==> run a: inputs <==
==> flow/design.v <==
module values (
    input logic       clk,
    input logic       rst_n,       
    input logic       newframe,   
    input logic [5:0] pixel,       
    input logic [63:0] seed,       
    output logic [7:0] read_data,
    output logic [63:0] debug_grid  
);
    logic [63:0] current_state;
    logic [63:0] next_state;
    logic [31:0] frame_counter;    
    logic update_frame;            
    always_ff @(posedge clk) begin
        if (!rst_n) begin
            current_state <= seed;   
        end else if (newframe) begin
            current_state <= next_state;
        end
    end
    assign debug_grid = current_state;
always_comb begin 
    integer x_offset, y_offset;
    logic [5:0] neighbor_count[64];
    next_state = 64'b0;
    if (newframe) begin
        int neighbor_counter;
        logic [2:0] row;
        logic [2:0] col;
        logic is_alive;
        logic becomes_alive;
        for (int i = 0; i < 64; i++) begin
            neighbor_counter = 0;
            row = i / 8;  
            col = i % 8;   
            for (x_offset = -1; x_offset <= 1; x_offset = x_offset + 1) begin
                for (y_offset = -1; y_offset <= 1; y_offset = y_offset + 1) begin
                    if (!(x_offset == 0 && y_offset == 0)) begin
                        logic [5:0] neighbor_index;
                        logic [2:0] new_row, new_col;
                        if ((row + x_offset >= 0) && (row + x_offset < 8) &&
                            (col + y_offset >= 0) && (col + y_offset < 8)) begin
                            new_row = row + x_offset;
                            new_col = col + y_offset;
                            neighbor_index = new_row * 8 + new_col;
                            if (current_state[neighbor_index]) begin
                                neighbor_counter = neighbor_counter + 1;
                            end
                        end
                        else begin
                            neighbor_index =0;
                            new_row = 0;
                            new_col = 0;
                        end
                    end
                end
            end
            is_alive = current_state[i];
            becomes_alive = (is_alive && (neighbor_counter == 2 || neighbor_counter == 3)) ||
                (!is_alive && (neighbor_counter == 3));
            next_state[i] = becomes_alive;
        end
    end
    else begin
        next_state = current_state;  
        x_offset = 0;
        y_offset = 0;
    end
end
always_comb begin
    if (current_state[pixel]) begin
        read_data = 8'hFF;  
    end else begin
        read_data = 8'h00;  
    end
end
endmodule
module ws2812b(
    input logic clk, 
    input logic rst_n,
    input logic serial_in, 
    input logic transmit, 
    output logic ws2812b_out, 
    output logic shift
);
    localparam IDLE = 1'b0;  
    localparam TRANSMITTING = 1'b1;
    localparam T0_CYCLE_COUNT = 4'd5;
    localparam T1_CYCLE_COUNT = 4'd10;
    localparam MAX_CYCLE_COUNT = 4'd15;
    logic state;
    logic [3:0] cycle_count;
    logic bit_being_sent;
    always_ff @(posedge clk) begin
        if (!rst_n) begin
            state <= IDLE;
            cycle_count <= 4'd0;
            bit_being_sent <= 1'b0;
        end else
        unique case (state)
            IDLE:
                if (transmit == 1'b1) begin
                    state <= TRANSMITTING;  
                    cycle_count <= 4'd0;  
                    bit_being_sent <= serial_in;
                end
            TRANSMITTING:  
                if (transmit == 1'b0) begin
                    state <= IDLE;  
                end
                else if (cycle_count == MAX_CYCLE_COUNT - 1) begin  
                    cycle_count <= 4'd0;
                    bit_being_sent <= serial_in;
                end
                else begin
                    cycle_count <= cycle_count + 1;
                end
        endcase
    end
    always_comb begin
        if (state == TRANSMITTING)
            if (bit_being_sent == 1'b0)  
                ws2812b_out = (cycle_count < T0_CYCLE_COUNT);  
            else
                ws2812b_out = (cycle_count < T1_CYCLE_COUNT);  
        else
            ws2812b_out = 1'b0;  
    end
    assign shift = (state == TRANSMITTING) && (cycle_count == 4'd0);  
endmodule
module controller (
    input logic clk, 
    input logic rst_n,
    output logic load_sreg, 
    output logic transmit_pixel, 
    output logic [5:0] pixel, 
    output logic newframe
);
    localparam TRANSMIT_FRAME       = 1'b0;
    localparam IDLE                 = 1'b1;
    localparam [2:0] READ_CH_VALS   = 3'b001;
    localparam [2:0] LOAD_SREG      = 3'b010;
    localparam [2:0] TRANSMIT_PIXEL = 3'b100;
    localparam [8:0] TRANSMIT_CYCLES    = 9'd360;        
    localparam [19:0] IDLE_CYCLES       = 20'd3600;      
    logic state;
    logic next_state;
    logic [2:0] transmit_phase;
    logic [2:0] next_transmit_phase;
    logic [5:0] pixel_counter;
    logic [5:0] frame_counter;  
    logic [8:0] transmit_counter;
    logic [19:0] idle_counter;
    logic transmit_pixel_done;
    logic idle_done;
    assign transmit_pixel_done = (transmit_counter == TRANSMIT_CYCLES - 1);
    assign idle_done = (idle_counter == IDLE_CYCLES - 1);
    always_ff @(posedge clk) begin
        if (!rst_n) begin
            state <= TRANSMIT_FRAME;
            transmit_phase <= READ_CH_VALS;
        end else begin
            state <= next_state;
            transmit_phase <= next_transmit_phase;
        end
    end
    always_comb begin
        next_state = 1'bx;
        unique case (state)
            TRANSMIT_FRAME:
                if ((pixel_counter == 6'd0) && (transmit_pixel_done))
                    next_state = IDLE;
                else
                    next_state = TRANSMIT_FRAME;
            IDLE:
                if (idle_done)
                    next_state = TRANSMIT_FRAME;
                else
                    next_state = IDLE;
        endcase
    end
    always_comb begin
        next_transmit_phase = READ_CH_VALS;
        if (state == TRANSMIT_FRAME) begin
            case (transmit_phase)
                READ_CH_VALS:
                    next_transmit_phase = LOAD_SREG;
                LOAD_SREG:
                    next_transmit_phase = TRANSMIT_PIXEL;
                TRANSMIT_PIXEL:
                    next_transmit_phase = transmit_pixel_done ? READ_CH_VALS : TRANSMIT_PIXEL;
            endcase
        end
    end
    always_ff @(posedge clk) begin
        if (!rst_n) begin
            pixel_counter <= 6'd63;
        end else if ((state == TRANSMIT_FRAME) && transmit_pixel_done) begin
            pixel_counter <= pixel_counter - 1;
        end
    end
    always_ff @(posedge clk) begin
        if (!rst_n) begin
            newframe <= 1'b0;
            frame_counter <= 6'd0;
        end else if (idle_done) begin
            if (frame_counter == 6'd1) begin
                newframe <= 1'b1;
                frame_counter <= 6'd0;
            end else begin
                newframe <= 1'b0;
                frame_counter <= frame_counter + 6'd1;
            end
        end else begin
            newframe <= 1'b0;
        end
    end
    always_ff @(posedge clk) begin
        if (!rst_n) begin
            transmit_counter <= 9'd0;
        end else if (transmit_phase == TRANSMIT_PIXEL) begin
            transmit_counter <= transmit_counter + 1;
        end
        else begin
            transmit_counter <= 9'd0;
        end
    end
    always_ff @(posedge clk) begin
        if (!rst_n) begin
            idle_counter <= 20'd0;
        end else if (state == IDLE) begin
            idle_counter <= idle_counter + 1;
        end
        else begin
            idle_counter <= 20'd0;
        end
    end
    assign pixel = pixel_counter;
    assign load_sreg = (transmit_phase == LOAD_SREG);
    assign transmit_pixel = (transmit_phase == TRANSMIT_PIXEL);
endmodule
module top(
    input logic     clk, 
    input logic     SW, 
    input logic     BOOT, 
    input logic [63:0] seed,
    output logic    _48b, 
    output logic    _45a
);
    logic [7:0] read_data;
    logic [5:0] pixel;
    logic newframe; 
    logic [23:0] shift_reg;  
    logic load_sreg;
    logic transmit_pixel;
    logic shift; 
    logic ws2812b_out;
    logic [63:0] pixel_control;
    logic [63:0] next_pixel_control;  
    logic [5:0] pixel_index;  
    logic [1:0] flipper;  
    values u1 (
        .clk         (clk), 
        .rst_n       (SW),  
        .newframe    (newframe), 
        .pixel        (pixel),
        .seed        (seed),
        .read_data     (read_data),
        .debug_grid  ()
    );
    ws2812b u4 (  
        .clk            (clk), 
        .rst_n          (SW),
        .serial_in      (shift_reg[23]),  
        .transmit       (transmit_pixel),  
        .ws2812b_out    (ws2812b_out), 
        .shift          (shift)
    );
    controller u5 (
        .clk            (clk), 
        .rst_n          (SW),
        .load_sreg      (load_sreg), 
        .transmit_pixel (transmit_pixel), 
        .pixel          (pixel),  
        .newframe          (newframe)  
    );
    always_ff @(posedge clk) begin
        if (!SW) begin
            flipper = 2'b00;
            shift_reg <= 24'd0;
        end else begin
        if(newframe) begin
            flipper = flipper + 1;
            if (flipper == 2'b11) begin
                flipper = 2'b00;
            end
        end
        if (load_sreg) begin  
            unique case (flipper)
                2'b00:
                    shift_reg <= { read_data, 16'd0 };
                2'b01:
                    shift_reg <= { 8'd0, read_data, 8'd0 };
                2'b10:
                    shift_reg <= { 16'd0, read_data };
                2'b11:  
                    shift_reg <= { 16'd0, read_data };
            endcase
        end
        else if (shift) begin
            shift_reg <= { shift_reg[22:0], 1'b0 }; 
        end
        end
    end
    assign _48b = ws2812b_out;  
    assign _45a = ~ws2812b_out;  
endmodule
==> flow/run.sh <==
#!/bin/bash
# the make line also repeats each setting of config.mk as NAME=value (left out here)
make -C /OpenROAD-flow-scripts/flow DESIGN_CONFIG=/design/flow/config.mk WORK_HOME=/design/flow/orfs CLKGATE_MAP_FILE= finish
==> flow/config.mk <==
export PLATFORM = sky130hd
export DESIGN_NAME = top
export DESIGN_NICKNAME = top
export VERILOG_FILES = /design/flow/design.v
export SDC_FILE = /design/flow/constraint.sdc
export NUM_CORES = 4
export LEC_CHECK = 0
export CAP_MARGIN = 20
export CELL_PAD_IN_SITES_DETAIL_PLACEMENT = 0
export CORE_ASPECT_RATIO = 1.56
export CORE_MARGIN = 2
export CORE_UTILIZATION = 72
export CTS_CLUSTER_SIZE = 29
export GPL_TIMING_DRIVEN = 1
export MIN_ROUTING_LAYER = met1
export PLACE_DENSITY = 0.67
export SLEW_MARGIN = 0
==> flow/constraint.sdc <==
create_clock -name core_clock -period 7.4 [get_ports {clk}]
set_input_delay 1.4800 -clock core_clock [delete_from_list [all_inputs] [get_ports {clk}]]
set_output_delay 1.4800 -clock core_clock [all_outputs]
set_load 0.01 [all_outputs]
==> run b (differences from run a) <==
- CORE_ASPECT_RATIO: 1.56 -> 0.89
- CORE_UTILIZATION: 72 -> 65
- CTS_CLUSTER_DIAMETER: unset -> 205
- HOLD_SLACK_MARGIN: unset -> -0.03
- PLACE_DENSITY: 0.67 -> unset
- SETUP_SLACK_MARGIN: unset -> 0.57
- SLEW_MARGIN: 0 -> 35
- TNS_END_PERCENT: unset -> 5
==> flow/constraint.sdc (replaced) <==
create_clock -name core_clock -period 4.96 [get_ports {clk}]
set_input_delay 0.9920 -clock core_clock [delete_from_list [all_inputs] [get_ports {clk}]]
set_output_delay 0.9920 -clock core_clock [all_outputs]
set_load 0.01 [all_outputs]
==> GITHUB_STEP_SUMMARY <==
## Synthesis and layout report

| Metric | Value |
|---|---|
| Status | `no timing/DRC/antenna violations` |
| Synth-to-layout area growth | `18.2%` |
| Placer Congestion | `0.888` |
| Reg-to-Reg End | `u1.current_state[41]` |
| Clock network area share | `0.0188` |
| Via Count | `25600` |
| Number of global-route vias before repair | `24400` |
| Levels on crit path | `21` |
| Max Fclk | `approximately 220 MHz` |
| CP Buf/Inv Count | `2` |
| Non-CTS buffers | `312` |
| Final Cell Area | `between 30000 and 40000 um^2` |
| DP Area | `27800 um^2` |
| Initial DRC Count | `2108` |
| Die area | `42300 um^2` |
| Logic share of the area | `0.733` |
| Finished Layout Cells | `4043` |
| Layout non-clock buf frac | `0.0886` |
| M1 GR Usage | `0.425` |
# the run above: run b

==> GITHUB_STEP_SUMMARY <==
## Synthesis and layout report

| Metric | Value |
|---|---|
| Status | `no timing/DRC/antenna violations` |
| Placer Congestion | `0.881` |
| M1 GR Usage | `0.361` |
| Synth-to-layout area growth | `5.17%` |
| Clock network area share | `0.0221` |
| Finished Layout Cells | `3797` |
| DP Area | `approximately 27000 um^2` |
| Levels on crit path | `22` |
| Logic share of the area | `0.767` |
| CP Buf/Inv Count | `3` |
| Layout non-clock buf frac | `0.0353` |
| Initial DRC Count | `roughly 1500` |
| Number of global-route vias before repair | `25100` |
| Reg-to-Reg End | `u1.current_state[18]` |
| Final Cell Area | `27800 um^2` |
| Max Fclk | `165 MHz` |
| Crit path launch type | `flop` |
| Fin. max-slew vios | `0` |
| Non-CTS buffers | `109` |
# the run above: run a

